==> run.sh <==
#!/bin/bash
# the make line also repeats each setting of config.mk as NAME=value (left out here)
make -C /OpenROAD-flow-scripts/flow DESIGN_CONFIG=/design/flow/config.mk WORK_HOME=/design/flow/orfs CLKGATE_MAP_FILE= finish
==> config.mk <==
export PLATFORM = sky130hd
export DESIGN_NAME = WaveGenerator
export DESIGN_NICKNAME = WaveGenerator
export VERILOG_FILES = /design/flow/design.v
export SDC_FILE = /design/flow/constraint.sdc
export NUM_CORES = 4
export LEC_CHECK = 0
export ABC_AREA = 1
export CAP_MARGIN = 20
export CELL_PAD_IN_SITES_DETAIL_PLACEMENT = 1
export CELL_PAD_IN_SITES_GLOBAL_PLACEMENT = 3
export CORE_ASPECT_RATIO = 1.77
export CORE_MARGIN = 7
export CORE_UTILIZATION = 40
export CTS_CLUSTER_DIAMETER = 365
export CTS_CLUSTER_SIZE = 12
export MAX_ROUTING_LAYER = met5
export MIN_ROUTING_LAYER = met2
export PLACE_DENSITY_LB_ADDON = 0.14
export SLEW_MARGIN = 0
export TNS_END_PERCENT = 15
==> constraint.sdc <==
create_clock -name core_clock -period 6.02 [get_ports {clk}]
set_input_delay 1.2040 -clock core_clock [delete_from_list [all_inputs] [get_ports {clk}]]
set_output_delay 1.2040 -clock core_clock [all_outputs]
set_load 0.01 [all_outputs]
==> design.v <==
module NCO #(N = 32)(
  input clk,                  
  input rst,                  
  input [N-1:0] ctrl,         
  output reg [15:0] sin_out   
);
reg [N-1:0] phase;
always @(posedge clk) begin
  if (rst)
    phase <= {N{1'b0}};
  else
    phase <= phase + ctrl;
end
reg [5:0] sin_lut_sel;
reg [15:0] sin_lut_val;
always @(*) begin
  sin_lut_sel <= phase[N-2] ? ~(phase[N-3:N-8]-1'b1) : phase[N-3:N-8];
  if (phase[N-2] & ~|phase[N-3:N-8]) begin
    sin_out <= phase[N-1] ? 16'b10000000_00000001 : 16'b01111111_11111111;
  end else begin
    sin_out <= phase[N-1] ? (~sin_lut_val+1'b1) : sin_lut_val;    
  end
  case(sin_lut_sel)
    6'h00 : sin_lut_val <= 16'h0000;
    6'h01 : sin_lut_val <= 16'h0324;
    6'h02 : sin_lut_val <= 16'h0648;
    6'h03 : sin_lut_val <= 16'h096A;
    6'h04 : sin_lut_val <= 16'h0C8C;
    6'h05 : sin_lut_val <= 16'h0FAB;
    6'h06 : sin_lut_val <= 16'h12C8;
    6'h07 : sin_lut_val <= 16'h15E2;
    6'h08 : sin_lut_val <= 16'h18F9;
    6'h09 : sin_lut_val <= 16'h1C0B;
    6'h0A : sin_lut_val <= 16'h1F1A;
    6'h0B : sin_lut_val <= 16'h2223;
    6'h0C : sin_lut_val <= 16'h2528;
    6'h0D : sin_lut_val <= 16'h2826;
    6'h0E : sin_lut_val <= 16'h2B1F;
    6'h0F : sin_lut_val <= 16'h2E11;
    6'h10 : sin_lut_val <= 16'h30FB;
    6'h11 : sin_lut_val <= 16'h33DF;
    6'h12 : sin_lut_val <= 16'h36BA;
    6'h13 : sin_lut_val <= 16'h398C;
    6'h14 : sin_lut_val <= 16'h3C56;
    6'h15 : sin_lut_val <= 16'h3F17;
    6'h16 : sin_lut_val <= 16'h41CE;
    6'h17 : sin_lut_val <= 16'h447A;
    6'h18 : sin_lut_val <= 16'h471C;
    6'h19 : sin_lut_val <= 16'h49B4;
    6'h1A : sin_lut_val <= 16'h4C3F;
    6'h1B : sin_lut_val <= 16'h4EBF;
    6'h1C : sin_lut_val <= 16'h5133;
    6'h1D : sin_lut_val <= 16'h539B;
    6'h1E : sin_lut_val <= 16'h55F5;
    6'h1F : sin_lut_val <= 16'h5842;
    6'h20 : sin_lut_val <= 16'h5A82;
    6'h21 : sin_lut_val <= 16'h5CB3;
    6'h22 : sin_lut_val <= 16'h5ED7;
    6'h23 : sin_lut_val <= 16'h60EB;
    6'h24 : sin_lut_val <= 16'h62F1;
    6'h25 : sin_lut_val <= 16'h64E8;
    6'h26 : sin_lut_val <= 16'h66CF;
    6'h27 : sin_lut_val <= 16'h68A6;
    6'h28 : sin_lut_val <= 16'h6A6D;
    6'h29 : sin_lut_val <= 16'h6C23;
    6'h2A : sin_lut_val <= 16'h6DC9;
    6'h2B : sin_lut_val <= 16'h6F5E;
    6'h2C : sin_lut_val <= 16'h70E2;
    6'h2D : sin_lut_val <= 16'h7254;
    6'h2E : sin_lut_val <= 16'h73B5;
    6'h2F : sin_lut_val <= 16'h7504;
    6'h30 : sin_lut_val <= 16'h7641;
    6'h31 : sin_lut_val <= 16'h776B;
    6'h32 : sin_lut_val <= 16'h7884;
    6'h33 : sin_lut_val <= 16'h7989;
    6'h34 : sin_lut_val <= 16'h7A7C;
    6'h35 : sin_lut_val <= 16'h7B5C;
    6'h36 : sin_lut_val <= 16'h7C29;
    6'h37 : sin_lut_val <= 16'h7CE3;
    6'h38 : sin_lut_val <= 16'h7D89;
    6'h39 : sin_lut_val <= 16'h7E1D;
    6'h3A : sin_lut_val <= 16'h7E9C;
    6'h3B : sin_lut_val <= 16'h7F09;
    6'h3C : sin_lut_val <= 16'h7F61;
    6'h3D : sin_lut_val <= 16'h7FA6;
    6'h3E : sin_lut_val <= 16'h7FD8;
    6'h3F : sin_lut_val <= 16'h7FF5;
  endcase
end
endmodule
module Chirp #(N = 32)(
  input clk,
  input rst,
  input [7:0] delay,           
  input reverse,               
  input [N-1:0] min_ctrl,      
  input [N-1:0] max_ctrl,      
  input [N-1:0] inc_rate,      
  input [N-1:0] div_rate,      
  output reg nco_reset,        
  output reg [N-1:0] nco_ctrl  
);
wire [N-1:0] stt_ctrl;
wire [N-1:0] end_ctrl;
wire end_flag;
assign stt_ctrl = reverse ? max_ctrl : min_ctrl;
assign end_ctrl = reverse ? min_ctrl : max_ctrl;
assign end_flag = reverse ? (nco_ctrl <= end_ctrl) : (nco_ctrl >= end_ctrl);
reg [N-1:0] rate_count;
reg [7:0] delay_count;
always @(posedge clk) begin
  if (rst) begin
    rate_count <= {N{1'b0}};
    delay_count <= 4'b0;
    nco_reset <= 1'b1;
    nco_ctrl <= {N{1'b0}};
  end else begin
    if (end_flag) begin
      nco_ctrl <= stt_ctrl;
      rate_count <= rate_count + 1'b1;
    end else if (rate_count >= div_rate) begin
      nco_ctrl <= reverse ? nco_ctrl - inc_rate : nco_ctrl + inc_rate;
      rate_count <= {N{1'b0}};
    end else
      rate_count <= rate_count + 1'b1;
    if (end_flag) begin
      if (delay_count >= delay)
        delay_count <= 8'b0;
      else
        delay_count <= delay_count + 1'b1;
    end
    nco_reset <= |delay_count;
  end
end
endmodule
module WaveGenerator #(N = 32, M = 16)(
  input clk,
  input rst,
  input chirp_reverse,             
  input [7:0] chirp_delay,         
  input [N-1:0] chirp_min_ctrl,    
  input [N-1:0] chirp_max_ctrl,    
  input [N-1:0] chirp_inc_rate,    
  input [N-1:0] chirp_div_rate,    
  output reg [M-1:0] waveform     
);
reg nco_reset;
reg [N-1:0] nco_ctrl;
wire chirp_nco_reset;
wire [N-1:0] chirp_nco_ctrl;
wire [15:0] sin_out;
always @(posedge clk) begin
  nco_ctrl <= chirp_nco_ctrl;
  nco_reset <= chirp_nco_reset;
  waveform <= sin_out;
end
NCO #(.N(N)) NCO0 (
  .clk     ( clk       ),  
  .rst     ( nco_reset ),  
  .ctrl    ( nco_ctrl  ),  
  .sin_out ( sin_out   )  
);
Chirp #(.N(N)) Chirp0 (
  .clk       ( clk             ),  
  .rst       ( rst             ),  
  .delay     ( chirp_delay     ),  
  .reverse   ( chirp_reverse   ),  
  .min_ctrl  ( chirp_min_ctrl  ),  
  .max_ctrl  ( chirp_max_ctrl  ),  
  .inc_rate  ( chirp_inc_rate  ),  
  .div_rate  ( chirp_div_rate  ),  
  .nco_reset ( chirp_nco_reset ),  
  .nco_ctrl  ( chirp_nco_ctrl  )   
);
endmodule
==> results_slide.txt, run 1 <==
Flow Results at a Glance

Die
  – Die Area: 0.0405 mm²
  – Die width: 154 µm
  – Fp_density: 40.8%
  – Core box area: 0.0342 mm²
  – Die height: 262 µm
  – Number of core rows: 90

Synthesis
  – AND-OR/OR-AND Cells, Area Fraction: 16.0%
  – Post-synth EDFFs: 0
  – Async S/R FF share, synth: 0%
  – Number of warnings printed during yosys synthesis: 3
  – Mean instance size in the synthesized netlist: 6.25 µm²
  – Yosys Chip Area: 0.0140 mm²
  – Most frequently used flop master after synthesis: sky130_fd_sc_hd__dfxtp_1
  – Count of cell types in the netlist: 50
  – Yosys simple share: 33.0%
  – Main logic family after synthesis: simple AND/OR/NAND/NOR gates
  – Cell total in the yosys stat output: 2,233
  – Dominant cell type by area after synthesis: sky130_fd_sc_hd__dfxtp_1
  – Adder-cell share of the synthesized area: 14.2%
  – Synthesized area: 0.0140 mm²
  – Fraction of synthesized area in multiplexers: 0%
  – Post-synthesis sequential area ratio: 22.1%
  – Top cells by instance count after synthesis: sky130_fd_sc_hd__nand2_1 (591), sky130_fd_sc_hd__inv_1 (262), sky130_fd_sc_hd__nor2_1 (244)
  – Cell count after synthesis: 2,233
  – Syn_nets: 2,529
  – Xor/xnor share: 5.27%
  – Cell types with the largest area share after synthesis: sky130_fd_sc_hd__dfxtp_1 (22%), sky130_fd_sc_hd__nand2_1 (16%), sky130_fd_sc_hd__ha_1 (14%), sky130_fd_sc_hd__inv_1 (7.0%), sky130_fd_sc_hd__nor2_1 (6.6%)
  – Largest type area fraction: 22.1%
  – Flip-flop and latch count after synthesis: 154
  – Yosys top cell by instances: sky130_fd_sc_hd__nand2_1

Status
  – First Error: [ERROR FLW-0024] Place density exceeds 1.0 (current PLACE_DENSITY_LB_ADDON =  0.14). Please check if the value of  PLACE_DENSITY_LB_ADDON is between 0 and 0.99.
  – Outcome: aborted with a tool error
  – Last stage reached: global placement without I/O
==> inputs of run 2 (changes only) <==
- CORE_ASPECT_RATIO: 1.77 -> 1.02
- CORE_MARGIN: 7 -> 2
- MAX_ROUTING_LAYER: met5 -> met4
==> results_slide.txt, run 2 <==
Flow Results at a Glance

Die
  – Die Area: 0.0364 mm² (-10%)
  – Number of core rows: 69 (-23%)
  – Die width: 189 µm (+22%)
  – Core box area: 0.0346 mm² (+1.1%)
  – Fp_density: 40.3% (-0.46 points)
  – Die height: 193 µm (-27%)

Synthesis
  – Cell total in the yosys stat output: 2,233 (unchanged)
  – Synthesized area: 0.0140 mm² (unchanged)
  – Yosys simple share: 33.0% (unchanged)
  – AND-OR/OR-AND Cells, Area Fraction: 16.0% (unchanged)
  – Largest type area fraction: 22.1% (unchanged)
  – Syn_nets: 2,529 (unchanged)
  – Main logic family after synthesis: simple AND/OR/NAND/NOR gates
  – Xor/xnor share: 5.27% (unchanged)
  – Post-synth EDFFs: 0 (unchanged)
  – Yosys Chip Area: 0.0140 mm² (unchanged)
  – Count of cell types in the netlist: 50 (unchanged)
  – Yosys top cell by instances: sky130_fd_sc_hd__nand2_1
  – Number of warnings printed during yosys synthesis: 3 (unchanged)
  – Most frequently used flop master after synthesis: sky130_fd_sc_hd__dfxtp_1
  – Top cells by instance count after synthesis: sky130_fd_sc_hd__nand2_1 (591), sky130_fd_sc_hd__inv_1 (262), sky130_fd_sc_hd__nor2_1 (244)
  – Cell types with the largest area share after synthesis: sky130_fd_sc_hd__dfxtp_1 (22%), sky130_fd_sc_hd__nand2_1 (16%), sky130_fd_sc_hd__ha_1 (14%), sky130_fd_sc_hd__inv_1 (7.0%), sky130_fd_sc_hd__nor2_1 (6.6%)
  – Cell count after synthesis: 2,233 (unchanged)
  – Adder-cell share of the synthesized area: 14.2% (unchanged)
  – Fraction of synthesized area in multiplexers: 0% (unchanged)
  – Dominant cell type by area after synthesis: sky130_fd_sc_hd__dfxtp_1
  – Post-synthesis sequential area ratio: 22.1% (unchanged)
  – Async S/R FF share, synth: 0% (unchanged)
  – Mean instance size in the synthesized netlist: 6.25 µm² (unchanged)
  – Flip-flop and latch count after synthesis: 154 (unchanged)

Status
  – Last stage reached: global placement without I/O
  – Outcome: aborted with a tool error
  – First Error: [ERROR FLW-0024] Place density exceeds 1.0 (current PLACE_DENSITY_LB_ADDON =  0.14). Please check if the value of  PLACE_DENSITY_LB_ADDON is between 0 and 0.99.
==> inputs of run 3 (changes only) <==
- ABC_AREA: 1 -> unset
- CELL_PAD_IN_SITES_DETAIL_PLACEMENT: 1 -> unset
- CELL_PAD_IN_SITES_GLOBAL_PLACEMENT: 3 -> unset
- CORE_ASPECT_RATIO: 1.02 -> unset
- CORE_UTILIZATION: 40 -> 65
- CTS_CLUSTER_DIAMETER: 365 -> unset
- CTS_CLUSTER_SIZE: 12 -> unset
- MAX_ROUTING_LAYER: met4 -> unset
- MIN_ROUTING_LAYER: met2 -> unset
- PLACE_DENSITY_LB_ADDON: 0.14 -> unset
- SETUP_SLACK_MARGIN: unset -> -0.37
- SLEW_MARGIN: 0 -> 20
- TNS_END_PERCENT: 15 -> 5
- clock period: 6.02 -> 3.63 ns (I/O delays scaled with it)
==> results_slide.txt, run 3 <==
Synthesis and Place & Route Summary

Setup path
  – Master of the slowest instance on the critical path: sky130_fd_sc_hd__a311oi_4
  – End point of the critical path: Chirp0.nco_ctrl[28]
  – Launching element of the worst setup path: chirp_inc_rate[6]
  – Total number of cells along the worst setup path: 16
  – Worst R2R Start: Chirp0.nco_ctrl[23]
  – CP Cell Sequence: buf_2 > or4_4 > nor3_4 > nand3_2 > nor2_4 > a21oi_1 > xnor2_1 > ha_1 > o21ai_1 > o21ai_0 > or2_4 > a311oi_4 > buf_6 > o2111a_2 > o31ai_4 > a221oi_2
  – Type of element launching the critical path: primary input
  – Slowest stage delay, CP: 600 ps
  – Reg-to-Reg End: Chirp0.rate_count[0]
  – Reg2Reg Depth: 12
  – Arrival time reported for the critical path endpoint: 5100 ps
  – Count of buffering cells on the critical path with inverters included: 2
  – Largest fanout on the critical path: 4
  – Capturing element type of the critical path: flop
  – Kind of cell adding the most delay to the critical path: AND-OR/OR-AND gates
  – Worst Path Required: 3970 ps
  – Reg2reg setup slack: -480 ps
  – Critical path start-end classification: primary input to flop

Routing
  – # diodes: 0
  – Number of iterations in the first detailed-routing pass: 17
  – Vias per cell: 7.36
  – Total vias in the final route: 17,000
  – DRC marker count from the first detailed-route iteration: 2,703
  – Routed wirelength normalized by instance count: 25.9 µm
  – Aggregate routed wire length: 59.9 mm
  – Detailed-route DRC error count: 0
  – Residual antenna-violating net count after detailed routing: 0

Synthesis
  – Syn_nets: 1,982 (-22%)
  – Xor/xnor share: 7.79% (+2.5 points)
  – Post-synth EDFFs: 0 (unchanged)
  – Main logic family after synthesis: AND-OR/OR-AND gates
  – Async S/R FF share, synth: 0% (unchanged)
  – Cell types with the largest area share after synthesis: sky130_fd_sc_hd__dfxtp_1 (23%), sky130_fd_sc_hd__ha_1 (14%), sky130_fd_sc_hd__mux2i_1 (5.0%), sky130_fd_sc_hd__xnor2_1 (4.9%), sky130_fd_sc_hd__nor2_1 (4.5%)
  – Number of warnings printed during yosys synthesis: 3 (unchanged)
  – Mean instance size in the synthesized netlist: 7.98 µm² (+28%)
  – Yosys Chip Area: 0.0135 mm² (-3.6%)
  – Cell count after synthesis: 1,686 (-24%)
  – Cell total in the yosys stat output: 1,686 (-24%)
  – Most frequently used flop master after synthesis: sky130_fd_sc_hd__dfxtp_1
  – Dominant cell type by area after synthesis: sky130_fd_sc_hd__dfxtp_1
  – AND-OR/OR-AND Cells, Area Fraction: 24.4% (+8.4 points)
  – Flip-flop and latch count after synthesis: 154 (unchanged)
  – Post-synthesis sequential area ratio: 22.9% (+0.82 points)
  – Top cells by instance count after synthesis: sky130_fd_sc_hd__nor2_1 (163), sky130_fd_sc_hd__ha_1 (155), sky130_fd_sc_hd__dfxtp_1 (154)
  – Adder-cell share of the synthesized area: 14.7% (+0.52 points)
  – Yosys simple share: 19.3% (-14 points)
  – Yosys top cell by instances: sky130_fd_sc_hd__nor2_1
  – Count of cell types in the netlist: 86 (+72%)
  – Synthesized area: 0.0135 mm² (-3.6%)
  – Fraction of synthesized area in multiplexers: 5.40% (+5.4 points)
  – Largest type area fraction: 22.9% (+0.82 points)

Die
  – Die width: 148 µm (-22%)
  – Number of core rows: 52 (-25%)
  – Core box area: 0.0203 mm² (-41%)
  – Die height: 148 µm (-23%)
  – Die Area: 0.0219 mm² (-40%)
  – Fp_density: 66.3% (+26 points)
  – I/O pin count: 155

Layout
  – Layout Cell Area excl Fill: 0.0180 mm²
  – Layout Area Growth over Synthesis: 33.9%
  – Number of filler instances in the final layout: 894
  – Final Instance Count excl. Fillers: 2,314
  – Number of nets in the layout: 2,327

Place
  – Detail Placement HPWL: 32.5 mm
  – Last weighted congestion value of the routability-driven placer: 0.955
  – Number of input and output port buffers inserted: 154
  – Placed cell count: 2,269
  – Instance area after placement: 0.0170 mm²

CTS
  – Source-to-sink clock delay at the later pin of the worst-skew pair: 460 ps
  – H-tree level count: 4
  – Number of buffers created by CTS: 17
  – Root buf cell: sky130_fd_sc_hd__clkbuf_16
  – Clock transition at the register clock pins on the worst setup and hold paths after CTS: 70 ps
  – Buffers from clock root to sink, at most: 2
  – # clock sinks: 154
  – Clock tree from TritonCTS: yes

Global route
  – Number of global-route vias before repair: 15,500
  – Total routing usage reported by global routing: 44.2%
  – Maximum number of pins on one net before global-route repair: 38
  – Number of antenna violations at the first check in global routing: 3
  – Global route overflow: 0
  – First-pass GRT wire length: 78.3 mm

Pwr
  – Sequential share of power: 23.3%
  – Net Sw Frac: 44.6%
  – Switching power total: 4.15 mW
  – Clock Power: 1.90 mW
  – Power in combinational cells: 5.24 mW
  – Maximum vdd drop: 0.302 mV
  – Share of total power in combinational logic: 56.3%
  – Internal power consumption: 5.16 mW
  – Power per unit of standard cell area: 516 mW/mm²
  – Power consumed by sequential cells: 2.17 mW
  – Top power group: combinational logic
  – Clock network fraction of total power: 20.4%
  – Leakage power figure: 8.02 nW

Timing
  – RSZ-0062 raised after global routing: true
  – Minimum setup slack in the final design: -1130 ps
  – Final setup vio count: 83
  – Post-route clock skew: 21.6 ps
  – Achievable clock frequency: 210 MHz
  – Total count of max-transition violations in the final report: 0
  – Normalized max-slew margin: 29.2%
  – Final hold violation count: 0
  – Transition time of the tightest slew-check pin: 1050 ps
  – Final-layout worst hold slack: 398 ps
  – Post-route clock period utilization: 131%
  – Period minus WS final: 4760 ps

Min path
  – Critical hold path startpoint: Chirp0.nco_ctrl[0]
  – Hold-critical path depth: 0
  – Type of the worst min-delay path: flop to flop
  – Endpoint, Worst Hold: nco_ctrl[0]

Status
  – Outcome: complete, but fails checks
  – Fail Reasons: negative setup slack

Flow run
  – Max cap viols: 0
  – Number of warning messages in the logs: 44
-- run 3: repair_timing --
action | in CTS | in global routing
gates resized | 42 | 55
cloned | 0 | 0
buffers inserted | 6 | 7
hold buffers | 0 | 0
setup endpoints to repair | 11 | 57
pin swaps | 21 | 37
-- run 3: per-layer routing --
metal	vias up	wire length, µm	GRT usage [%]
met5	-	83	0
met4	6	6800	28.9
met1	7639	19300	50.2
met3	741	8070	8.15
li1	6859	-	-
met2	1788	25700	76.0
-- run 3: metrics by stage --
step	TNS, ps	worst slack (ps)	power, mW	util [%]
global placement	-38010	-998	6.39	83.6
CTS	-15620	-447	8.52	87.3
global route	-55240	-1240	9.54	88.7
finish	-58060	-1130	9.30	88.7
detailed placement	-45220	-1260	6.59	83.6
floorplan	-23570	-404	4.83	-
-- run 3: layout make-up --
type / instances / area (µm²) / area share [%]
clock buffer: 17 / 425 / 2.36
clock inverter: 15 / 175 / 0.972
inverter: 94 / 358 / 1.99
multi-input combinational: 1361 / 10100 / 56.1
sequential: 154 / 3080 / 17.1
tap: 270 / 338 / 1.88
timing repair buffer: 403 / 3520 / 19.5
==> inputs of run 4 (changes only) <==
- CAP_MARGIN: 20 -> 0
- CORE_UTILIZATION: 65 -> 69
- CTS_CLUSTER_SIZE: unset -> 62
- HOLD_SLACK_MARGIN: unset -> -0.09
- SETUP_SLACK_MARGIN: -0.37 -> unset
- TNS_END_PERCENT: 5 -> unset
- clock period: 3.63 -> 4.43 ns (I/O delays scaled with it)
==> results_slide.txt, run 4 <==
Flow Results at a Glance

Synthesis
  – Main logic family after synthesis: AND-OR/OR-AND gates
  – AND-OR/OR-AND Cells, Area Fraction: 24.4% (unchanged)
  – Flip-flop and latch count after synthesis: 154 (unchanged)
  – Synthesized area: 0.0135 mm² (unchanged)
  – Post-synth EDFFs: 0 (unchanged)
  – Syn_nets: 1,982 (unchanged)
  – Xor/xnor share: 7.79% (unchanged)
  – Post-synthesis sequential area ratio: 22.9% (unchanged)
  – Most frequently used flop master after synthesis: sky130_fd_sc_hd__dfxtp_1
  – Largest type area fraction: 22.9% (unchanged)
  – Yosys simple share: 19.3% (unchanged)
  – Count of cell types in the netlist: 86 (unchanged)
  – Async S/R FF share, synth: 0% (unchanged)
  – Cell total in the yosys stat output: 1,686 (unchanged)
  – Top cells by instance count after synthesis: sky130_fd_sc_hd__nor2_1 (163), sky130_fd_sc_hd__ha_1 (155), sky130_fd_sc_hd__dfxtp_1 (154)
  – Fraction of synthesized area in multiplexers: 5.40% (unchanged)
  – Cell types with the largest area share after synthesis: sky130_fd_sc_hd__dfxtp_1 (23%), sky130_fd_sc_hd__ha_1 (14%), sky130_fd_sc_hd__mux2i_1 (5.0%), sky130_fd_sc_hd__xnor2_1 (4.9%), sky130_fd_sc_hd__nor2_1 (4.5%)
  – Mean instance size in the synthesized netlist: 7.98 µm² (unchanged)
  – Yosys top cell by instances: sky130_fd_sc_hd__nor2_1
  – Yosys Chip Area: 0.0135 mm² (unchanged)
  – Number of warnings printed during yosys synthesis: 3 (unchanged)
  – Adder-cell share of the synthesized area: 14.7% (unchanged)
  – Cell count after synthesis: 1,686 (unchanged)
  – Dominant cell type by area after synthesis: sky130_fd_sc_hd__dfxtp_1

CTS
  – Buffers from clock root to sink, at most: 2 (unchanged)
  – Root buf cell: sky130_fd_sc_hd__clkbuf_16
  – Number of buffers created by CTS: 17 (unchanged)
  – # clock sinks: 154 (unchanged)
  – H-tree level count: 4 (unchanged)
  – Number of hold buffers added after cts: 0 (unchanged)

Die
  – Die width: 144 µm (-2.9%)
  – Fp_density: 69.8% (+3.5 points)
  – I/O pin count: 155 (unchanged)
  – Number of core rows: 51 (-1.9%)
  – Die Area: 0.0206 mm² (-5.6%)
  – Die height: 144 µm (-2.9%)
  – Core box area: 0.0193 mm² (-5.1%)

Place
  – Detail Placement HPWL: 31.5 mm (-3.3%)
  – Last weighted congestion value of the routability-driven placer: 1.02 (+6.7%)
  – Placed cell count: 2,190 (-3.5%)
  – Number of input and output port buffers inserted: 154 (unchanged)
  – Pre-CTS worst setup slack: -723 ps (+541 ps)

Status
  – Last stage reached: global routing
  – Outcome: aborted with a tool error
-- run 4: through the flow --
| step | util (%) | area (µm²) |
|---|---|---|
| 2_1_floorplan | - | 13500 |
| 3_3_place_gp | 84.4 | 16300 |
| 4_1_cts | 88.7 | 17100 |
| 3_5_place_dp | 84.4 | 16300 |
-- run 4: what timing repair did --
action	CTS
pin swaps	28
setup buffers	8
setup endpoints to repair	11
gates resized	41
==> inputs of run 5 (changes only) <==
- CAP_MARGIN: 0 -> 20
- CELL_PAD_IN_SITES_GLOBAL_PLACEMENT: unset -> 0
- CORE_MARGIN: 2 -> 5
- CORE_UTILIZATION: 69 -> 45
- CTS_CLUSTER_DIAMETER: unset -> 91
- CTS_CLUSTER_SIZE: 62 -> 76
- GPL_ROUTABILITY_DRIVEN: unset -> 1
- HOLD_SLACK_MARGIN: -0.09 -> unset
- PLACE_DENSITY_LB_ADDON: unset -> 0.17
- SLEW_MARGIN: 20 -> 35
- clock period: 4.43 -> 4.99 ns (I/O delays scaled with it)
==> results_slide.txt, run 5 <==
Synthesis and Place & Route Summary

Status
  – Outcome: no timing/DRC/antenna violations

Synthesis
  – Number of warnings printed during yosys synthesis: 3 (unchanged)
  – Adder-cell share of the synthesized area: 14.7% (unchanged)
  – Xor/xnor share: 7.79% (unchanged)
  – Flip-flop and latch count after synthesis: 154 (unchanged)
  – Top cells by instance count after synthesis: sky130_fd_sc_hd__nor2_1 (163), sky130_fd_sc_hd__ha_1 (155), sky130_fd_sc_hd__dfxtp_1 (154)
  – Yosys top cell by instances: sky130_fd_sc_hd__nor2_1
  – Yosys Chip Area: 0.0135 mm² (unchanged)
  – AND-OR/OR-AND Cells, Area Fraction: 24.4% (unchanged)
  – Cell count after synthesis: 1,686 (unchanged)
  – Yosys simple share: 19.3% (unchanged)
  – Post-synthesis sequential area ratio: 22.9% (unchanged)
  – Cell total in the yosys stat output: 1,686 (unchanged)
  – Cell types with the largest area share after synthesis: sky130_fd_sc_hd__dfxtp_1 (23%), sky130_fd_sc_hd__ha_1 (14%), sky130_fd_sc_hd__mux2i_1 (5.0%), sky130_fd_sc_hd__xnor2_1 (4.9%), sky130_fd_sc_hd__nor2_1 (4.5%)
  – Syn_nets: 1,982 (unchanged)
  – Mean instance size in the synthesized netlist: 7.98 µm² (unchanged)
  – Async S/R FF share, synth: 0% (unchanged)
  – Post-synth EDFFs: 0 (unchanged)
  – Largest type area fraction: 22.9% (unchanged)
  – Most frequently used flop master after synthesis: sky130_fd_sc_hd__dfxtp_1
  – Dominant cell type by area after synthesis: sky130_fd_sc_hd__dfxtp_1
  – Main logic family after synthesis: AND-OR/OR-AND gates
  – Count of cell types in the netlist: 86 (unchanged)
  – Fraction of synthesized area in multiplexers: 5.40% (unchanged)
  – Synthesized area: 0.0135 mm² (unchanged)

Die
  – Die height: 183 µm (+27%)
  – Die width: 183 µm (+27%)
  – I/O pin count: 155 (unchanged)
  – Die Area: 0.0335 mm² (+62%)
  – Number of core rows: 63 (+24%)
  – Core box area: 0.0296 mm² (+53%)
  – Fp_density: 45.5% (-24 points)

Global route
  – First-pass GRT wire length: 61.3 mm
  – Global route overflow: 0
  – Number of antenna violations at the first check in global routing: 0
  – Number of global-route vias before repair: 12,600
  – Total routing usage reported by global routing: 21.8%
  – Maximum number of pins on one net before global-route repair: 42

Min path
  – Type of the worst min-delay path: flop to flop
  – Critical hold path startpoint: Chirp0.nco_reset
  – Endpoint, Worst Hold: nco_reset
  – Hold-critical path depth: 0

Setup path
  – Largest fanout on the critical path: 4
  – Count of buffering cells on the critical path with inverters included: 1
  – Reg2Reg Depth: 15
  – Type of element launching the critical path: primary input
  – Reg-to-Reg End: waveform[9]
  – End point of the critical path: Chirp0.nco_ctrl[26]
  – Arrival time reported for the critical path endpoint: 5100 ps
  – Capturing element type of the critical path: flop
  – Reg2reg setup slack: 490 ps
  – Kind of cell adding the most delay to the critical path: simple AND/OR/NAND/NOR gates
  – CP Cell Sequence: clkdlybuf4s50_1 > or4_1 > nor3_2 > and2_1 > nor2_1 > xnor2_1 > ha_1 > o21ai_0 > nor2_1 > nor3_1 > a211oi_2 > or2_2 > a311oi_2 > nor3_1 > or3b_2 > a311oi_1
  – Worst R2R Start: NCO0.phase[24]
  – Master of the slowest instance on the critical path: sky130_fd_sc_hd__or4_1
  – Total number of cells along the worst setup path: 16
  – Launching element of the worst setup path: chirp_inc_rate[9]
  – Critical path start-end classification: primary input to flop
  – Worst Path Required: 5310 ps
  – Slowest stage delay, CP: 590 ps

Routing
  – Residual antenna-violating net count after detailed routing: 0
  – Vias per cell: 5.65
  – Aggregate routed wire length: 37.1 mm
  – Detailed-route DRC error count: 0
  – # diodes: 0
  – Number of iterations in the first detailed-routing pass: 7
  – DRC marker count from the first detailed-route iteration: 888
  – Total vias in the final route: 13,000
  – Routed wirelength normalized by instance count: 16.1 µm

Timing
  – Final-layout worst hold slack: 322 ps
  – Normalized max-slew margin: 38.1%
  – Period minus WS final: 4780 ps
  – Achievable clock frequency: 209 MHz
  – Final setup vio count: 0
  – Transition time of the tightest slew-check pin: 915 ps
  – Post-route clock skew: 14.1 ps
  – Final hold violation count: 0
  – Total count of max-transition violations in the final report: 0
  – Post-route clock period utilization: 95.8%

Layout
  – Number of filler instances in the final layout: 2,809
  – Number of nets in the layout: 2,203
  – Layout Area Growth over Synthesis: 24.2%
  – Layout Cell Area excl Fill: 0.0167 mm²
  – Area used by sequential logic in the layout: 0.00308 mm²
  – Logic area: 0.00969 mm²
  – Share of the core filled with cells in the final layout: 56.6%

Pwr
  – Clock network fraction of total power: 22.1%
  – Power per unit of standard cell area: 339 mW/mm²
  – Switching power total: 2.27 mW
  – Net Sw Frac: 40.0%
  – Leakage power figure: 7.26 nW
  – Internal power consumption: 3.40 mW
  – Top power group: combinational logic
  – Share of total power in combinational logic: 50.7%
  – Maximum vdd drop: 0.222 mV
  – Power in combinational cells: 2.88 mW
  – Clock Power: 1.25 mW
  – Sequential share of power: 27.1%
  – Power consumed by sequential cells: 1.54 mW

Place
  – Last weighted congestion value of the routability-driven placer: 0.909 (-11%)
  – Detail Placement HPWL: 29.4 mm (-6.7%)
  – Instance area after placement: 0.0161 mm² (-0.85%)
  – Number of input and output port buffers inserted: 154 (unchanged)

CTS
  – Clock transition at the register clock pins on the worst setup and hold paths after CTS: 70 ps
  – Source-to-sink clock delay at the later pin of the worst-skew pair: 430 ps
  – H-tree level count: 4 (unchanged)
  – Number of buffers created by CTS: 17 (unchanged)
  – Root buf cell: sky130_fd_sc_hd__clkbuf_16
  – Buffers from clock root to sink, at most: 2 (unchanged)
  – # clock sinks: 154 (unchanged)
  – Clock tree from TritonCTS: yes

Flow run
  – Number of warning messages in the logs: 39
  – Max cap viols: 0
-- run 5: what timing repair did --
item	in CTS	in global routing
buffers inserted	0	0
hold buffers	0	0
setup endpoints to repair	0	6
gates resized	0	8
-- run 5: layer usage --
layer	track usage [%]	wire, µm
met4	4.95	465
met5	0	0
met1	29.6	17700
met3	2.96	1500
met2	36.8	17400
-- run 5: final cells by class --
type	instances	share of cell area [%]
Clock buffer	17	2.54
Clock inverter	14	0.823
Timing Repair Buffer	279	15.2
Multi-Input combinational cell	1361	58.0
Sequential cell	154	18.4
Tap cell	390	2.92
Inverter	94	2.11
-- run 5: metrics by stage --
stage / TNS, ps / instances / power (mW) / setup slack [ps]
4_1_cts: 0 / 2309 / 5.67 / 108
2_1_floorplan: 0 / 1686 / 3.48 / 34.6
5_1_grt: -33.4 / 2309 / 6.07 / -18.3
3_3_place_gp: -939 / 2276 / 4.36 / -183
3_5_place_dp: -1520 / 2278 / 4.39 / -322
6_report: 0 / 2309 / 5.67 / 210
==> inputs of run 6 (changes only) <==
- ABC_AREA: unset -> 0
- CELL_PAD_IN_SITES_GLOBAL_PLACEMENT: 0 -> 3
- CORE_MARGIN: 5 -> 2
- CORE_UTILIZATION: 45 -> 34
- CTS_CLUSTER_DIAMETER: 91 -> unset
- CTS_CLUSTER_SIZE: 76 -> unset
- GPL_ROUTABILITY_DRIVEN: 1 -> unset
- MAX_ROUTING_LAYER: unset -> met5
- PLACE_DENSITY: unset -> 0.76
- PLACE_DENSITY_LB_ADDON: 0.17 -> unset
- SLEW_MARGIN: 35 -> 20
- TNS_END_PERCENT: unset -> 20
- clock period: 4.99 -> 8.17 ns (I/O delays scaled with it)
==> results_slide.txt, run 6 <==
Synthesis and Place & Route Summary

Status
  – Outcome: no timing/DRC/antenna violations

Pwr
  – Internal power consumption: 2.15 mW (-37%)
  – Clock Power: 0.913 mW (-27%)
  – Net Sw Frac: 38.8% (-1.2 points)
  – Sequential share of power: 26.8% (-0.3 points)
  – Share of total power in combinational logic: 47.2% (-3.5 points)
  – Top power group: combinational logic
  – Power consumed by sequential cells: 0.942 mW (-39%)
  – Maximum vdd drop: 0.143 mV (-36%)
  – Power in combinational cells: 1.66 mW (-42%)
  – Power per unit of standard cell area: 218 mW/mm² (-36%)
  – Clock network fraction of total power: 26.0% (+3.9 points)
  – Switching power total: 1.36 mW (-40%)
  – Leakage power figure: 6.77 nW (-6.8%)

CTS
  – H-tree level count: 4 (unchanged)
  – Setup Fix Bufs, Post-CTS: 0 (unchanged)
  – Root buf cell: sky130_fd_sc_hd__clkbuf_16
  – # clock sinks: 154 (unchanged)
  – Number of buffers created by CTS: 17 (unchanged)
  – Buffers from clock root to sink, at most: 2 (unchanged)
  – Clock transition at the register clock pins on the worst setup and hold paths after CTS: 60 ps (about the same)
  – Cts repair resizes: 0 (unchanged)
  – Number of hold buffers added after cts: 0 (unchanged)
  – Clock tree from TritonCTS: yes
  – Source-to-sink clock delay at the later pin of the worst-skew pair: 440 ps (about the same)

Routing
  – Detailed-route DRC error count: 0 (unchanged)
  – Vias per cell: 5.32 (-5.8%)
  – # diodes: 0 (unchanged)
  – Total vias in the final route: 12,400 (-5.0%)
  – Aggregate routed wire length: 40.3 mm (+8.7%)
  – Number of iterations in the first detailed-routing pass: 7 (unchanged)
  – Routed wirelength normalized by instance count: 17.3 µm (+7.7%)
  – DRC marker count from the first detailed-route iteration: 641 (-28%)
  – Residual antenna-violating net count after detailed routing: 0 (unchanged)

Timing
  – RSZ-0062 raised after global routing: false
  – Final-layout worst hold slack: 327 ps (+4.09 ps)
  – Total count of max-transition violations in the final report: 0 (unchanged)
  – Post-route clock skew: 10.9 ps (-3.25 ps)
  – Final hold violation count: 0 (unchanged)
  – Normalized max-slew margin: 37.2% (-0.84 points)
  – Achievable clock frequency: 164 MHz
  – Final setup TNS: 0 ps (unchanged)
  – Post-route clock period utilization: 74.7% (-21 points)
  – Transition time of the tightest slew-check pin: 918 ps (+3.29 ps)
  – Final setup vio count: 0 (unchanged)
  – Period minus WS final: 6110 ps

Synthesis
  – Cell count after synthesis: 1,686 (unchanged)
  – Largest type area fraction: 22.9% (unchanged)
  – Flip-flop and latch count after synthesis: 154 (unchanged)
  – Xor/xnor share: 7.79% (unchanged)
  – Most frequently used flop master after synthesis: sky130_fd_sc_hd__dfxtp_1
  – Yosys top cell by instances: sky130_fd_sc_hd__nor2_1
  – Cell total in the yosys stat output: 1,686 (unchanged)
  – Fraction of synthesized area in multiplexers: 5.40% (unchanged)
  – Dominant cell type by area after synthesis: sky130_fd_sc_hd__dfxtp_1
  – Mean instance size in the synthesized netlist: 7.98 µm² (unchanged)
  – Syn_nets: 1,982 (unchanged)
  – Number of warnings printed during yosys synthesis: 3 (unchanged)
  – Async S/R FF share, synth: 0% (unchanged)
  – Adder-cell share of the synthesized area: 14.7% (unchanged)
  – Yosys simple share: 19.3% (unchanged)
  – Cell types with the largest area share after synthesis: sky130_fd_sc_hd__dfxtp_1 (23%), sky130_fd_sc_hd__ha_1 (14%), sky130_fd_sc_hd__mux2i_1 (5.0%), sky130_fd_sc_hd__xnor2_1 (4.9%), sky130_fd_sc_hd__nor2_1 (4.5%)
  – Post-synthesis sequential area ratio: 22.9% (unchanged)
  – AND-OR/OR-AND Cells, Area Fraction: 24.4% (unchanged)
  – Top cells by instance count after synthesis: sky130_fd_sc_hd__nor2_1 (163), sky130_fd_sc_hd__ha_1 (155), sky130_fd_sc_hd__dfxtp_1 (154)
  – Count of cell types in the netlist: 86 (unchanged)
  – Yosys Chip Area: 0.0135 mm² (unchanged)
  – Post-synth EDFFs: 0 (unchanged)
  – Synthesized area: 0.0135 mm² (unchanged)
  – Main logic family after synthesis: AND-OR/OR-AND gates

Flow run
  – Number of warning messages in the logs: 40 (+2.6%)
  – Max cap viols: 0 (unchanged)

Global route
  – Number of global-route vias before repair: 12,200 (-3.0%)
  – Total routing usage reported by global routing: 19.8% (-1.9 points)
  – Number of antenna violations at the first check in global routing: 0 (unchanged)
  – Maximum number of pins on one net before global-route repair: 80 (+90%)
  – First-pass GRT wire length: 65.5 mm (+6.8%)
  – Global route overflow: 0 (unchanged)

Die
  – I/O pin count: 155 (unchanged)
  – Core box area: 0.0388 mm² (+31%)
  – Fp_density: 34.7% (-11 points)
  – Die width: 203 µm (+11%)
  – Die height: 203 µm (+11%)
  – Die Area: 0.0412 mm² (+23%)
  – Number of core rows: 72 (+14%)

Setup path
  – CP Cell Sequence: buf_4 > buf_4 > mux2i_1 > ha_1 > nor2b_1 > o211ai_1 > a21oi_1 > o311a_1 > or4_1 > nand2_2 > buf_4 > clkinv_1 > a221oi_1 > a211oi_1
  – Kind of cell adding the most delay to the critical path: buffers and inverters
  – Master of the slowest instance on the critical path: sky130_fd_sc_hd__buf_4
  – Worst R2R Start: NCO0.phase[25]
  – Capturing element type of the critical path: flop
  – Launching element of the worst setup path: chirp_reverse
  – Reg2Reg Depth: 17 (+2)
  – Critical path start-end classification: primary input to flop
  – Worst Path Required: 8470 ps (+3160 ps)
  – End point of the critical path: Chirp0.nco_ctrl[25]
  – Reg-to-Reg End: waveform[9]
  – Most common cell on crit path: sky130_fd_sc_hd__buf_4
  – Total number of cells along the worst setup path: 14 (-2)
  – Arrival time reported for the critical path endpoint: 6410 ps (+1310 ps)
  – Count of buffering cells on the critical path with inverters included: 4 (+3)
  – Reg2reg setup slack: 2290 ps (+1800 ps)
  – Largest fanout on the critical path: 79 (+75)
  – Slowest stage delay, CP: 700 ps (+110 ps)
  – Type of element launching the critical path: primary input

Place
  – Number of input and output port buffers inserted: 154 (unchanged)
  – Detail Placement HPWL: 31.5 mm (+7.3%)
  – Last weighted congestion value of the routability-driven placer: 0.808 (-11%)

Min path
  – Endpoint, Worst Hold: nco_reset
  – Type of the worst min-delay path: flop to flop
  – Critical hold path startpoint: Chirp0.nco_reset
  – Hold-critical path depth: 0 (unchanged)

Layout
  – Share of the core filled with cells in the final layout: 41.4% (-15 points)
  – Number of filler instances in the final layout: 3,954 (+41%)
  – Layout Area Growth over Synthesis: 19.6%
  – Number of nets in the layout: 2,094 (-4.9%)
[run 6: per-stage QoR]
step	setup slack [ps]	power [mW]	area, µm²	cells
after floorplan	2410	2.12	13500	1686
after global placement	1390	2.62	15400	2297
after detailed placement	1640	2.61	15400	2297
after CTS	2110	3.55	16100	2329
after global routing	1740	3.77	16100	2329
final	2060	3.51	16100	2329
[run 6: area by class of cell]
type | count | area [µm²] | share of cell area, %
clock inverters | 12 | 216 | 1.35
multi-input cells | 1361 | 9670 | 60.1
repair buffers | 170 | 1660 | 10.3
inverters | 94 | 353 | 2.19
clock buffers | 20 | 457 | 2.84
well taps | 518 | 648 | 4.03
flip-flops and latches | 154 | 3080 | 19.2
[run 6: metal layers]
layer | vias to the layer above | global-route usage (%) | share of wire [%]
met5 | - | 0 | 0
met4 | 0 | 5.42 | 1.8
met3 | 45 | 2.78 | 3.1
met2 | 221 | 32.5 | 45
met1 | 5708 | 27.1 | 50
li1 | 6417 | - | -
==> inputs of run 7 (changes only) <==
- ABC_AREA: 0 -> unset
- CELL_PAD_IN_SITES_GLOBAL_PLACEMENT: 3 -> unset
- CORE_UTILIZATION: 34 -> 65
- CTS_CLUSTER_SIZE: unset -> 90
- MAX_ROUTING_LAYER: met5 -> unset
- PLACE_DENSITY: 0.76 -> unset
- SETUP_SLACK_MARGIN: unset -> 0.83
- TNS_END_PERCENT: 20 -> 5
- clock period: 8.17 -> 3.36 ns (I/O delays scaled with it)
==> results_slide.txt, run 7 <==
Flow Results at a Glance

Status
  – Outcome: aborted with a tool error
  – Last stage reached: global routing
  – First Error: [ERROR GRT-0232] Routing congestion too high. Check the congestion heatmap in the GUI.

Synthesis
  – Yosys Chip Area: 0.0135 mm² (unchanged)
  – Flip-flop and latch count after synthesis: 154 (unchanged)
  – Main logic family after synthesis: AND-OR/OR-AND gates
  – Mean instance size in the synthesized netlist: 7.98 µm² (unchanged)
  – Synthesized area: 0.0135 mm² (unchanged)
  – Yosys simple share: 19.3% (unchanged)
  – Cell count after synthesis: 1,686 (unchanged)
  – Syn_nets: 1,982 (unchanged)
  – AND-OR/OR-AND Cells, Area Fraction: 24.4% (unchanged)
  – Top cells by instance count after synthesis: sky130_fd_sc_hd__nor2_1 (163), sky130_fd_sc_hd__ha_1 (155), sky130_fd_sc_hd__dfxtp_1 (154)
  – Cell types with the largest area share after synthesis: sky130_fd_sc_hd__dfxtp_1 (23%), sky130_fd_sc_hd__ha_1 (14%), sky130_fd_sc_hd__mux2i_1 (5.0%), sky130_fd_sc_hd__xnor2_1 (4.9%), sky130_fd_sc_hd__nor2_1 (4.5%)
  – Post-synthesis sequential area ratio: 22.9% (unchanged)
  – Largest type area fraction: 22.9% (unchanged)
  – Most frequently used flop master after synthesis: sky130_fd_sc_hd__dfxtp_1
  – Number of warnings printed during yosys synthesis: 3 (unchanged)
  – Xor/xnor share: 7.79% (unchanged)
  – Cell total in the yosys stat output: 1,686 (unchanged)
  – Count of cell types in the netlist: 86 (unchanged)
  – Post-synth EDFFs: 0 (unchanged)
  – Yosys top cell by instances: sky130_fd_sc_hd__nor2_1
  – Dominant cell type by area after synthesis: sky130_fd_sc_hd__dfxtp_1
  – Fraction of synthesized area in multiplexers: 5.40% (unchanged)
  – Async S/R FF share, synth: 0% (unchanged)
  – Adder-cell share of the synthesized area: 14.7% (unchanged)

CTS
  – H-tree level count: 4 (unchanged)
  – Buffers from clock root to sink, at most: 2 (unchanged)
  – Number of hold buffers added after cts: 0 (unchanged)
  – Number of buffers created by CTS: 17 (unchanged)
  – Root buf cell: sky130_fd_sc_hd__clkbuf_16
  – # clock sinks: 154 (unchanged)

Die
  – Core box area: 0.0203 mm² (-48%)
  – I/O pin count: 155 (unchanged)
  – Die Area: 0.0219 mm² (-47%)
  – Number of core rows: 52 (-28%)
  – Die width: 148 µm (-27%)
  – Fp_density: 66.3% (+32 points)
  – Die height: 148 µm (-27%)

Place
  – Detail Placement HPWL: 32.4 mm (+2.9%)
  – Placed cell count: 2,314 (+0.74%)
  – Last weighted congestion value of the routability-driven placer: 0.957 (+18%)
  – Number of input and output port buffers inserted: 154 (unchanged)
  – Instance area after placement: 0.0174 mm² (+13%)

Global route
  – Global route overflow: 848
  – Total routing usage reported by global routing: 90.7%
## run 7: stage by stage
step	total power, mW	setup slack [ps]
floorplan	5.26	-595
global placement	7.03	-1210
detailed placement	7.22	-1480
CTS	9.68	-553
## run 7: repair_timing
action,CTS
setup buffers,22
gates cloned,0
endpoints found under the setup margin,104
pin swaps,115
gates resized,204
## run 7: per-layer routing
| layer | global-route usage [%] | GRT overflow |
|---|---|---|
| met1 | 86.3 | 10 |
| met2 | 111 | 567 |
| met3 | 71.1 | 8 |
| met4 | 104 | 263 |
| met5 | 21.8 | 0 |
==> inputs of run 8 (changes only) <==
- CORE_UTILIZATION: 65 -> 68
- CTS_CLUSTER_SIZE: 90 -> 62
- HOLD_SLACK_MARGIN: unset -> -0.08
- SETUP_SLACK_MARGIN: 0.83 -> unset
- TNS_END_PERCENT: 5 -> unset
- clock period: 3.36 -> 4.32 ns (I/O delays scaled with it)
==> results_slide.txt, run 8 <==
Synthesis and Place & Route Summary

Status
  – Fail Reasons: negative setup slack
  – Outcome: complete, but fails checks

Min path
  – Hold-critical path depth: 0
  – Critical hold path startpoint: Chirp0.nco_reset
  – Type of the worst min-delay path: flop to flop
  – Endpoint, Worst Hold: nco_reset

Pwr
  – Clock network fraction of total power: 21.3%
  – Maximum vdd drop: 0.314 mV
  – Power per unit of standard cell area: 428 mW/mm²
  – Leakage power figure: 7.77 nW
  – Internal power consumption: 4.26 mW
  – Switching power total: 3.26 mW
  – Power in combinational cells: 4.10 mW
  – Top power group: combinational logic
  – Power consumed by sequential cells: 1.81 mW
  – Clock Power: 1.60 mW
  – Net Sw Frac: 43.3%
  – Share of total power in combinational logic: 54.6%
  – Sequential share of power: 24.1%
  – Overall Power: 7.51 mW

Setup path
  – Slowest stage delay, CP: 720 ps
  – Reg2reg setup slack: 100 ps
  – Reg2Reg Depth: 11
  – Count of buffering cells on the critical path with inverters included: 4
  – Worst Path Required: 4590 ps
  – End point of the critical path: Chirp0.nco_ctrl[15]
  – Type of element launching the critical path: primary input
  – CP Cell Sequence: buf_4 > buf_4 > mux2i_1 > ha_1 > nand4_1 > nor3_1 > a221oi_1 > o21ai_0 > or4_1 > nand2_2 > buf_12 > buf_4 > a211oi_1 > a211oi_1
  – Critical path start-end classification: primary input to flop
  – Total number of cells along the worst setup path: 14
  – Kind of cell adding the most delay to the critical path: AND-OR/OR-AND gates
  – Capturing element type of the critical path: flop
  – Worst R2R Start: NCO0.phase[30]
  – Largest fanout on the critical path: 19
  – Most common cell on crit path: sky130_fd_sc_hd__buf_4
  – Master of the slowest instance on the critical path: sky130_fd_sc_hd__or4_1
  – Arrival time reported for the critical path endpoint: 5040 ps
  – Launching element of the worst setup path: chirp_reverse
  – Reg-to-Reg End: waveform[13]

Global route
  – Global route overflow: 0
  – Number of antenna violations at the first check in global routing: 3
  – Number of global-route vias before repair: 15,200
  – First-pass GRT wire length: 75.0 mm
  – Total routing usage reported by global routing: 45.1%
  – Maximum number of pins on one net before global-route repair: 34

Routing
  – Aggregate routed wire length: 56.9 mm
  – Residual antenna-violating net count after detailed routing: 0
  – Number of iterations in the first detailed-routing pass: 13
  – Total vias in the final route: 16,800
  – Vias per cell: 7.43
  – Routed wirelength normalized by instance count: 25.2 µm
  – DRC marker count from the first detailed-route iteration: 2,975
  – Detailed-route DRC error count: 0

Synthesis
  – Top cells by instance count after synthesis: sky130_fd_sc_hd__nor2_1 (163), sky130_fd_sc_hd__ha_1 (155), sky130_fd_sc_hd__dfxtp_1 (154)
  – Yosys top cell by instances: sky130_fd_sc_hd__nor2_1
  – Post-synth EDFFs: 0 (unchanged)
  – Adder-cell share of the synthesized area: 14.7% (unchanged)
  – Syn_nets: 1,982 (unchanged)
  – Main logic family after synthesis: AND-OR/OR-AND gates
  – AND-OR/OR-AND Cells, Area Fraction: 24.4% (unchanged)
  – Flip-flop and latch count after synthesis: 154 (unchanged)
  – Largest type area fraction: 22.9% (unchanged)
  – Xor/xnor share: 7.79% (unchanged)
  – Count of cell types in the netlist: 86 (unchanged)
  – Cell total in the yosys stat output: 1,686 (unchanged)
  – Async S/R FF share, synth: 0% (unchanged)
  – Cell types with the largest area share after synthesis: sky130_fd_sc_hd__dfxtp_1 (23%), sky130_fd_sc_hd__ha_1 (14%), sky130_fd_sc_hd__mux2i_1 (5.0%), sky130_fd_sc_hd__xnor2_1 (4.9%), sky130_fd_sc_hd__nor2_1 (4.5%)
  – Cell count after synthesis: 1,686 (unchanged)
  – Post-synthesis sequential area ratio: 22.9% (unchanged)
  – Synthesized area: 0.0135 mm² (unchanged)
  – Most frequently used flop master after synthesis: sky130_fd_sc_hd__dfxtp_1
  – Mean instance size in the synthesized netlist: 7.98 µm² (unchanged)
  – Fraction of synthesized area in multiplexers: 5.40% (unchanged)
  – Yosys simple share: 19.3% (unchanged)
  – Dominant cell type by area after synthesis: sky130_fd_sc_hd__dfxtp_1
  – Number of warnings printed during yosys synthesis: 3 (unchanged)
  – Yosys Chip Area: 0.0135 mm² (unchanged)

Timing
  – Post-route clock period utilization: 110%
  – Transition time of the tightest slew-check pin: 982 ps
  – Post-route clock skew: 21.8 ps
  – Normalized max-slew margin: 34.4%
  – Final hold violation count: 0
  – Achievable clock frequency: 210 MHz
  – Minimum setup slack in the final design: -451 ps
  – Total count of max-transition violations in the final report: 0
  – Period minus WS final: 4770 ps
  – Final setup vio count: 53

Place
  – Number of input and output port buffers inserted: 154 (unchanged)
  – Placed cell count: 2,205 (-4.7%)
  – Last weighted congestion value of the routability-driven placer: 0.997 (+4.2%)
  – Detail Placement HPWL: 31.2 mm (-3.8%)

Flow run
  – Max cap viols: 0
  – Number of warning messages in the logs: 42

CTS
  – Source-to-sink clock delay at the later pin of the worst-skew pair: 450 ps
  – Root buf cell: sky130_fd_sc_hd__clkbuf_16
  – Number of buffers created by CTS: 17 (unchanged)
  – Clock tree from TritonCTS: yes
  – Clock transition at the register clock pins on the worst setup and hold paths after CTS: 70 ps
  – # clock sinks: 154 (unchanged)
  – H-tree level count: 4 (unchanged)
  – Buffers from clock root to sink, at most: 2 (unchanged)

Layout
  – Share of the core filled with cells in the final layout: 90.2%
  – Layout Area Growth over Synthesis: 30.5%
  – Final Instance Count excl. Fillers: 2,256
  – Number of nets in the layout: 2,273

Die
  – Die width: 145 µm (-2.2%)
  – Core box area: 0.0195 mm² (-4.1%)
  – Die height: 145 µm (-2.2%)
  – Fp_density: 69.1% (+2.9 points)
  – Die Area: 0.0209 mm² (-4.3%)
  – Number of core rows: 51 (-1.9%)
  – I/O pin count: 155 (unchanged)
-- run 8: timing repair --
item	4_1_cts	5_1_grt
pin swaps	23	60
hold buffers	0	0
setup buffers	6	12
resized	27	67
gates cloned	0	0
endpoints found under the hold margin	0	0
setup endpoints to repair	14	26
-- run 8: routing by layer --
layer	up-vias	part of all wire [%]	track usage (%)
li1	6758	-	-
met1	7405	32	50.4
met2	1835	44	76.5
met3	764	13	10.2
met4	2	11	30.8
met5	-	0.019	0
-- run 8: through the flow --
stage	cell area (µm²)	TNS (ps)	worst slack (ps)	hold WS, ps
CTS	17200	-58.9	-50.6	334
global placement	16400	-5280	-557	314
floorplan	13500	0	4.42	310
finish	17600	-5700	-451	357
global route	17600	-10040	-779	352
detailed placement	16400	-7600	-742	318
-- run 8: final cells by class --
class,instances,area (µm²)
antenna,2,5.00
clock buffer,20,457
clock inverter,11,134
fill,811,1900
inverter,94,353
multi-input combinational,1361,10100
sequential,154,3080
tap,265,332
timing repair buffer,349,3090
==> inputs of run 9 (changes only) <==
- ABC_AREA: unset -> 0
- CAP_MARGIN: 20 -> 15
- CELL_PAD_IN_SITES_DETAIL_PLACEMENT: unset -> 0
- CELL_PAD_IN_SITES_GLOBAL_PLACEMENT: unset -> 2
- CORE_MARGIN: 2 -> 8
- CORE_UTILIZATION: 68 -> 23
- CTS_CLUSTER_SIZE: 62 -> 37
- HOLD_SLACK_MARGIN: -0.08 -> 0.27
- MAX_ROUTING_LAYER: unset -> met4
- PLACE_DENSITY: unset -> 0.77
- SETUP_SLACK_MARGIN: unset -> 0.65
- SLEW_MARGIN: 20 -> 5
- clock period: 4.32 -> 6.34 ns (I/O delays scaled with it)
==> results_slide.txt, run 9 <==
Synthesis and Place & Route Summary

Global route
  – Maximum number of pins on one net before global-route repair: 48 (+41%)
  – Total routing usage reported by global routing: 13.8% (-31 points)
  – Number of global-route vias before repair: 12,600 (-17%)
  – First-pass GRT wire length: 70.7 mm (-5.7%)
  – Global route overflow: 0 (unchanged)
  – Number of antenna violations at the first check in global routing: 5 (+2)

Layout
  – Number of nets in the layout: 2,107 (-7.3%)
  – Share of the core filled with cells in the final layout: 28.4% (-62 points)
  – Layout Area Growth over Synthesis: 22.1%
  – Layout Cell Area excl Fill: 0.0164 mm² (-6.5%)
  – Final Instance Count excl. Fillers: 2,594 (+15%)
  – Number of filler instances in the final layout: 6,237 (+670%)

Min path
  – Endpoint, Worst Hold: nco_reset
  – Critical hold path startpoint: Chirp0.nco_reset
  – Hold-critical path depth: 0 (unchanged)
  – Type of the worst min-delay path: flop to flop

Synthesis
  – Post-synth EDFFs: 0 (unchanged)
  – Synthesized area: 0.0135 mm² (unchanged)
  – Yosys Chip Area: 0.0135 mm² (unchanged)
  – Yosys simple share: 19.3% (unchanged)
  – Count of cell types in the netlist: 86 (unchanged)
  – Flip-flop and latch count after synthesis: 154 (unchanged)
  – Syn_nets: 1,982 (unchanged)
  – Main logic family after synthesis: AND-OR/OR-AND gates
  – Yosys top cell by instances: sky130_fd_sc_hd__nor2_1
  – Async S/R FF share, synth: 0% (unchanged)
  – Adder-cell share of the synthesized area: 14.7% (unchanged)
  – Post-synthesis sequential area ratio: 22.9% (unchanged)
  – Fraction of synthesized area in multiplexers: 5.40% (unchanged)
  – AND-OR/OR-AND Cells, Area Fraction: 24.4% (unchanged)
  – Cell total in the yosys stat output: 1,686 (unchanged)
  – Largest type area fraction: 22.9% (unchanged)
  – Most frequently used flop master after synthesis: sky130_fd_sc_hd__dfxtp_1
  – Mean instance size in the synthesized netlist: 7.98 µm² (unchanged)
  – Top cells by instance count after synthesis: sky130_fd_sc_hd__nor2_1 (163), sky130_fd_sc_hd__ha_1 (155), sky130_fd_sc_hd__dfxtp_1 (154)
  – Cell types with the largest area share after synthesis: sky130_fd_sc_hd__dfxtp_1 (23%), sky130_fd_sc_hd__ha_1 (14%), sky130_fd_sc_hd__mux2i_1 (5.0%), sky130_fd_sc_hd__xnor2_1 (4.9%), sky130_fd_sc_hd__nor2_1 (4.5%)
  – Cell count after synthesis: 1,686 (unchanged)
  – Xor/xnor share: 7.79% (unchanged)
  – Dominant cell type by area after synthesis: sky130_fd_sc_hd__dfxtp_1
  – Number of warnings printed during yosys synthesis: 3 (unchanged)

Routing
  – Aggregate routed wire length: 45.1 mm (-21%)
  – Total vias in the final route: 12,900 (-23%)
  – Vias per cell: 4.98 (-33%)
  – Routed wirelength normalized by instance count: 17.4 µm (-31%)
  – DRC marker count from the first detailed-route iteration: 935 (-69%)
  – Number of iterations in the first detailed-routing pass: 5 (-8)
  – Detailed-route DRC error count: 0 (unchanged)
  – Residual antenna-violating net count after detailed routing: 0 (unchanged)

CTS
  – Source-to-sink clock delay at the later pin of the worst-skew pair: 480 ps (+30 ps)
  – Clock transition at the register clock pins on the worst setup and hold paths after CTS: 70 ps (about the same)
  – Number of hold buffers added after cts: 0 (unchanged)
  – # clock sinks: 154 (unchanged)
  – Buffers from clock root to sink, at most: 2 (unchanged)
  – H-tree level count: 4 (unchanged)
  – Clock tree from TritonCTS: yes
  – Root buf cell: sky130_fd_sc_hd__clkbuf_16
  – Number of buffers created by CTS: 17 (unchanged)

Timing
  – Final-layout worst hold slack: 331 ps (-26.0 ps)
  – Minimum setup slack in the final design: 959 ps (+1410 ps)
  – Achievable clock frequency: 186 MHz
  – Normalized max-slew margin: 30.6% (-3.9 points)
  – Final setup TNS: 0 ps (+5700 ps)
  – Post-route clock skew: 10.9 ps (-10.8 ps)
  – Post-route clock period utilization: 84.9% (-26 points)
  – Transition time of the tightest slew-check pin: 1040 ps (+54.1 ps)
  – Period minus WS final: 5380 ps
  – RSZ-0062 raised after global routing: false
  – Total count of max-transition violations in the final report: 0 (unchanged)
  – Final hold violation count: 0 (unchanged)
  – Final setup vio count: 0 (-100%)

Pwr
  – Clock Power: 1.03 mW (-36%)
  – Clock network fraction of total power: 23.4% (+2.1 points)
  – Net Sw Frac: 42.1% (-1.2 points)
  – Maximum vdd drop: 0.213 mV (-32%)
  – Share of total power in combinational logic: 49.0% (-5.6 points)
  – Leakage power figure: 6.79 nW (-13%)
  – Top power group: combinational logic
  – Power consumed by sequential cells: 1.22 mW (-33%)
  – Switching power total: 1.86 mW (-43%)
  – Power in combinational cells: 2.16 mW (-47%)
  – Overall Power: 4.40 mW (-41%)
  – Sequential share of power: 27.6% (+3.5 points)
  – Power per unit of standard cell area: 268 mW/mm² (-37%)
  – Internal power consumption: 2.55 mW (-40%)

Setup path
  – Count of buffering cells on the critical path with inverters included: 1 (-3)
  – Most common cell on crit path: sky130_fd_sc_hd__a31oi_1
  – Reg2reg setup slack: 1610 ps (+1510 ps)
  – Critical path start-end classification: primary input to flop
  – Slowest stage delay, CP: 590 ps (-130 ps)
  – Reg2Reg Depth: 14 (+3)
  – Launching element of the worst setup path: chirp_inc_rate[9]
  – Arrival time reported for the critical path endpoint: 5760 ps (+720 ps)
  – Total number of cells along the worst setup path: 16 (+2)
  – Reg-to-Reg End: waveform[10]
  – CP Cell Sequence: clkdlybuf4s50_1 > or4_1 > nor3_1 > nand3_1 > nor2_2 > a31oi_1 > xnor2_1 > ha_1 > a21o_1 > a31o_2 > a221oi_1 > a31oi_1 > or2_2 > o311ai_0 > mux2i_1 > o211a_1
  – Capturing element type of the critical path: flop
  – Worst R2R Start: NCO0.phase[24]
  – End point of the critical path: Chirp0.nco_ctrl[29]
  – Master of the slowest instance on the critical path: sky130_fd_sc_hd__or4_1
  – Worst Path Required: 6720 ps (+2130 ps)
  – Type of element launching the critical path: primary input
  – Largest fanout on the critical path: 5 (-14)
  – Kind of cell adding the most delay to the critical path: AND-OR/OR-AND gates

Place
  – Placed cell count: 2,557 (+16%)
  – Number of input and output port buffers inserted: 154 (unchanged)
  – Pre-CTS worst setup slack: 352 ps (+1090 ps)
  – Instance area after placement: 0.0158 mm² (-3.5%)
  – Last weighted congestion value of the routability-driven placer: 0.861 (-14%)
  – Detail Placement HPWL: 36.0 mm (+15%)

Die
  – Number of core rows: 88 (+73%)
  – Die height: 258 µm (+78%)
  – Die width: 258 µm (+78%)
  – I/O pin count: 155 (unchanged)
  – Fp_density: 23.3% (-46 points)
  – Die Area: 0.0665 mm² (+220%)
  – Core box area: 0.0578 mm² (+200%)

Flow run
  – Number of warning messages in the logs: 39 (-7.1%)
  – Max cap viols: 0 (unchanged)

Status
  – Outcome: no timing/DRC/antenna violations
run 9: per-layer routing:
metal / GRT usage, % / up-vias / part of all wire [%]
met3: 2.93 / 57 / 4.5
li1: - / 6458 / -
met1: 17.2 / 6081 / 46
met2: 21.7 / 332 / 47
met4: 4.97 / 0 / 2.5
met5: - / - / 0
run 9: repair_timing:
item | in CTS | in global routing
endpoints found under the setup margin | 0 | 3
buffers inserted | 0 | 0
gates resized | 0 | 3
run 9: area by class of cell:
type	count	area [µm²]	share of cell area, %
tap	765	957	5.83
timing repair buffer	183	1770	10.8
clock buffer	17	425	2.59
clock inverter	15	153	0.929
sequential	154	3080	18.8
inverter	94	353	2.15
multi-input combinational	1361	9670	58.9
antenna	5	12.5	0.0762
==> inputs of run 10 (changes only) <==
- ABC_AREA: 0 -> 1
- CAP_MARGIN: 15 -> 20
- CELL_PAD_IN_SITES_DETAIL_PLACEMENT: 0 -> unset
- CELL_PAD_IN_SITES_GLOBAL_PLACEMENT: 2 -> 1
- CORE_ASPECT_RATIO: unset -> 0.5
- CORE_MARGIN: 8 -> 2
- CORE_UTILIZATION: 23 -> 18
- CTS_CLUSTER_DIAMETER: unset -> 378
- CTS_CLUSTER_SIZE: 37 -> 98
- HOLD_SLACK_MARGIN: 0.27 -> unset
- MAX_ROUTING_LAYER: met4 -> unset
- PLACE_DENSITY: 0.77 -> 0.88
- SETUP_SLACK_MARGIN: 0.65 -> -0.57
- clock period: 6.34 -> 6.0 ns (I/O delays scaled with it)
==> results_slide.txt, run 10 <==
Synthesis and Place & Route Summary

Status
  – Outcome: no timing/DRC/antenna violations

Pwr
  – Share of total power in combinational logic: 55.9% (+6.9 points)
  – Leakage power figure: 8.14 nW (+20%)
  – Clock Power: 1.17 mW (+10%)
  – Sequential share of power: 24.3% (-3.3 points)

Timing
  – Normalized max-slew margin: 31.2% (+0.66 points)
  – Post-route clock period utilization: 84.0% (-0.90 points)
  – Final setup TNS: 0 ps (unchanged)
  – Transition time of the tightest slew-check pin: 1020 ps (-11.6 ps)
  – Achievable clock frequency: 198 MHz
  – Period minus WS final: 5040 ps
  – Total count of max-transition violations in the final report: 0 (unchanged)
  – Final setup vio count: 0 (unchanged)
  – Post-route clock skew: 16.8 ps (+5.84 ps)

Routing
  – Vias per cell: 4.38 (-12%)
  – Routed wirelength normalized by instance count: 13.5 µm (-22%)
  – Total vias in the final route: 14,900 (+15%)
  – Residual antenna-violating net count after detailed routing: 0 (unchanged)
  – Detailed-route DRC error count: 0 (unchanged)

Synthesis
  – Largest type area fraction: 22.1% (-0.82 points)
  – Flip-flop and latch count after synthesis: 154 (unchanged)
  – Top cells by instance count after synthesis: sky130_fd_sc_hd__nand2_1 (591), sky130_fd_sc_hd__inv_1 (262), sky130_fd_sc_hd__nor2_1 (244)
  – Async S/R FF share, synth: 0% (unchanged)
  – Post-synthesis sequential area ratio: 22.1% (-0.82 points)
  – Yosys Chip Area: 0.0140 mm² (+3.7%)
  – Most frequently used flop master after synthesis: sky130_fd_sc_hd__dfxtp_1
  – Count of cell types in the netlist: 50 (-42%)
  – Yosys simple share: 33.0% (+14 points)
  – Cell types with the largest area share after synthesis: sky130_fd_sc_hd__dfxtp_1 (22%), sky130_fd_sc_hd__nand2_1 (16%), sky130_fd_sc_hd__ha_1 (14%), sky130_fd_sc_hd__inv_1 (7.0%), sky130_fd_sc_hd__nor2_1 (6.6%)
  – Mean instance size in the synthesized netlist: 6.25 µm² (-22%)
  – Xor/xnor share: 5.27% (-2.5 points)
  – Syn_nets: 2,529 (+28%)
  – Adder-cell share of the synthesized area: 14.2% (-0.52 points)
  – Cell count after synthesis: 2,233 (+32%)
  – Fraction of synthesized area in multiplexers: 0% (-5.4 points)
  – Synthesized area: 0.0140 mm² (+3.7%)
  – Number of warnings printed during yosys synthesis: 3 (unchanged)
  – Cell total in the yosys stat output: 2,233 (+32%)

Die
  – Die width: 398 µm (+54%)
  – Die Area: 0.0799 mm² (+20%)
  – Core box area: 0.0770 mm² (+33%)

Flow run
  – Number of warning messages in the logs: 39 (unchanged)

Global route
  – Total routing usage reported by global routing: 11.4% (-2.4 points)
  – Global route overflow: 0 (unchanged)
  – Maximum number of pins on one net before global-route repair: 85 (+77%)

CTS
  – Cts repair resizes: 0 (unchanged)
  – Buffers from clock root to sink, at most: 2 (unchanged)
  – Setup Fix Bufs, Post-CTS: 0 (unchanged)
  – # clock sinks: 154 (unchanged)
  – Root buf cell: sky130_fd_sc_hd__clkbuf_16
  – Number of buffers created by CTS: 17 (unchanged)
  – Clock tree from TritonCTS: yes
  – Source-to-sink clock delay at the later pin of the worst-skew pair: 460 ps (-20 ps)
  – H-tree level count: 4 (unchanged)

Setup path
  – Worst R2R Start: NCO0.phase[24]
  – Most common cell on crit path: sky130_fd_sc_hd__nand3_1
  – Count of buffering cells on the critical path with inverters included: 4 (+3)
  – Largest fanout on the critical path: 5 (unchanged)
  – Master of the slowest instance on the critical path: sky130_fd_sc_hd__ha_1
  – Capturing element type of the critical path: flop
  – Reg-to-Reg End: waveform[12]
  – Total number of cells along the worst setup path: 23 (+7)
  – Slowest stage delay, CP: 440 ps (-150 ps)
  – Reg2reg setup slack: 1900 ps (+290 ps)
  – Critical path start-end classification: primary input to flop
  – Type of element launching the critical path: primary input

Layout
  – Number of filler instances in the final layout: 8,666 (+39%)
  – Number of nets in the layout: 2,656 (+26%)

Place
  – Number of input and output port buffers inserted: 154 (unchanged)
  – Detail Placement HPWL: 37.5 mm (+4.3%)

Min path
  – Hold-critical path depth: 0 (unchanged)
==> run 10: layer usage <==
layer,track usage [%],share of wire [%]
met1,13.1,42
met4,4.72,3.8
met3,1.50,3.7
met5,0,0
met2,21.1,51
==> run 10: final cells by class <==
| cell class | instances | area (µm²) | share of cell area [%] |
|---|---|---|---|
| clock buffers | 17 | 425 | 2.47 |
| flip-flops and latches | 154 | 3080 | 17.9 |
| multi-input cells | 1750 | 9570 | 55.5 |
| clock inverters | 15 | 199 | 1.15 |
| well taps | 1036 | 1300 | 7.51 |
| inverters | 271 | 1020 | 5.90 |
| repair buffers | 166 | 1660 | 9.63 |
==> run 10: stage by stage <==
step / std cells / area (µm²) / total power [mW] / setup slack, ps / util (%)
5_1_grt: 3409 / 17300 / 6.42 / 573 / 22.4
2_1_floorplan: 2233 / 14000 / 3.75 / 1830 / -
4_1_cts: 3408 / 17200 / 5.87 / 944 / 22.4
3_5_place_dp: 3376 / 16600 / 4.69 / 492 / 21.6
6_report: 3409 / 17300 / 5.89 / 961 / 22.4
3_3_place_gp: 3376 / 16600 / 4.65 / 469 / 21.6
No activity file was given, so power comes from the tool's default toggle rates.
